v5:
==> flow/design.v (excerpt) <==
module measure_sys(
	input            sys_clk,
	input            sys_rst_n,
	input      [7:0] askdemod_data,    
	input      [9:0] fsk_demod,        
	input      [7:0] pskdemod_data,    
	output     [7:0] demod_data,
	output     [7:0] uart_mod_type,
	output    [15:0] uart_demod_fre,
	output     [7:0] uart_mod_depth,
	output reg [7:0] uart_delta_freq
);
For scale: about 14000 cells after synthesis, about 540 flip-flops, about 76 I/O pins, roughly 93000 sq um of cells after synthesis.
clock: 36.2 ns
lec_check: 0
abc_area: 1
cap_margin: 20
core_margin: 2
core_utilization: 70
cts_cluster_diameter: 216
cts_cluster_size: 91
setup_slack_margin: 5.0
slew_margin: 20
tns_end_percent: 5
run.sh (not shown) runs the stock make flow with config.mk's settings and CLKGATE_MAP_FILE=.
global routing (5_1_grt): v5 exited with error
diff inputs: v5 => v43
- removing CTS_CLUSTER_DIAMETER (formerly 216)
- removing CTS_CLUSTER_SIZE (formerly 91)
- removing TNS_END_PERCENT (formerly 5)
- removing SETUP_SLACK_MARGIN (formerly 5.0)
- changing CORE_UTILIZATION from 70 to 40
- removing ABC_AREA (formerly 1)
- changing the clock period (ns, I/O delays scaled along) from 36.2 to 62.4
## What came out
- Comparing v5 and v43, share of synthesized cell area in full adder, half adder and majority cells is lower on v5.
- Sort v5 and v43 by area of the chip desc -> top: v43
- Higher mapped cell area goes to v5 over v43.
- Minimum setup slack after placement in v43 vs v5: up 8.80 ns
- v43 ended with every stage complete and zero timing, DRC or antenna violations.
- Against v5, v43 comes in 22% lower on HPWL after detailed placement.
- v5 -> v43: post-detailed-placement cell area decreased by more than 10%
- Share of synthesized cell area in and, or, nand and nor gates ends up higher on v5.
- Summary of the comparison: mux cell area share after synthesis is higher in v43, relative to v5.
- Looking at number of buffers inserted during clock tree synthesis, v43 sits 61 higher than v5 does.
The inputs of v58 differ from those of v43 as listed below.
- CORE_UTILIZATION changed from 40 to 69
- SETUP_SLACK_MARGIN newly set to 5.0
- ABC_AREA newly set to 0
- the clock period (ns, I/O delays scaled along) changed from 62.4 to 36.8
[summary]
v58 did not make it past clock tree synthesis (4_1_cts), where a tool error ended it. v43 has lower estimated wirelength of the detail-placed design than v58. Weighted congestion at the end of routability-driven global placement (higher): v58. Relative to v43, floorplan utilization increased by 29 points in v58. v58: area of the core 96000 sq um below v43. When v58 is measured against v43, its total die area turns out 42% lower. v58 and v43 ended up with roughly the same count of mapped cells out of synthesis. Looking at v58 and v43, the count of library flops with an enable pin is a wash. The width of the die reported for v58 is smaller than that of v43 by about 24%.
Input changes introduced in v35 (baseline for comparison: v58):
- swapping 5.0 for -2.0 in SETUP_SLACK_MARGIN
- putting CTS_CLUSTER_DIAMETER at 216 where nothing was set
- swapping 69 for 70 in CORE_UTILIZATION
- swapping 36.8 for 35.1 in the clock period (ns, I/O delays scaled along)
--- outcome ---
v35 did not make it past global routing (5_1_grt), where a tool error ended it. As far as share of synthesized cell area in and, or, nand and nor gates goes, v58 and v35 are indistinguishable; the numbers are identical. v35 vs. v58: area after detailed placement saw little to no change; die boundary height saw a decrease; number of cell rows saw a decrease. The die used by v35 is smaller than the one used by v58. [diff] detailed-placement wirelength estimate, v35 relative to v58: regression.
diff inputs: v35 => v29
- swapping 0 for 1 in ABC_AREA
- clearing SETUP_SLACK_MARGIN, which used to be -2.0
- swapping 70 for 69 in CORE_UTILIZATION
- clearing CTS_CLUSTER_DIAMETER, which used to be 216
- swapping 35.1 for 46.9 in the clock period (ns, I/O delays scaled along)
==> comparison <==
Looking at the logs for v29 and v35, the single run that did not finish was v35.
When v29 is measured against v35, its buffer count from post-CTS setup fixing turns out 279 lower.
Relative to v35, starting utilization of the core area decreased by 1.0 points in v29.
NOTE site row count v35->v29 increased slightly
Combined area of all synthesized cells delta (v29 − v35): unfavourable
From v35 to v29 the numbers moved as follows: cell total in the yosys stat output went up 17%, area of the core went up by 3800 sq um.
The synthesized cell count reported for v29 is greater than that of v35 by about 17%.
Cell count after placement: v29 < v35
The part of the Yosys area used for sequential elements of v29 falls short of that of v35 by 0.21 points.
For v49, these inputs were changed with respect to v29:
- removing ABC_AREA (formerly 1)
- changing CORE_UTILIZATION from 69 to 72
- changing the clock period (ns, I/O delays scaled along) from 46.9 to 60.3
==> results <==
v49 completed end to end with timing, DRC and antenna clean. Diff v29 -> v49: number of global-route vias before repair +0.55%, post-place setup slack picked up an extra 2.47 ns, worst hold slack moved up, detail-routed via count per cell rose 14%, overall routed net length shows an increase of 2.4%. v29 reports its start point of the critical path as measure_psk.frequency_counter_inst.N2[5] while v49 reports measure_psk.frequency_counter_inst.N2[2]. Sequential share of layout area | v49 above v29. NOTE placed cell count v29->v49 decreased by more than 10%. In terms of clock slew seen by the registers of the worst setup and hold paths, v29 and v49 differ only marginally.
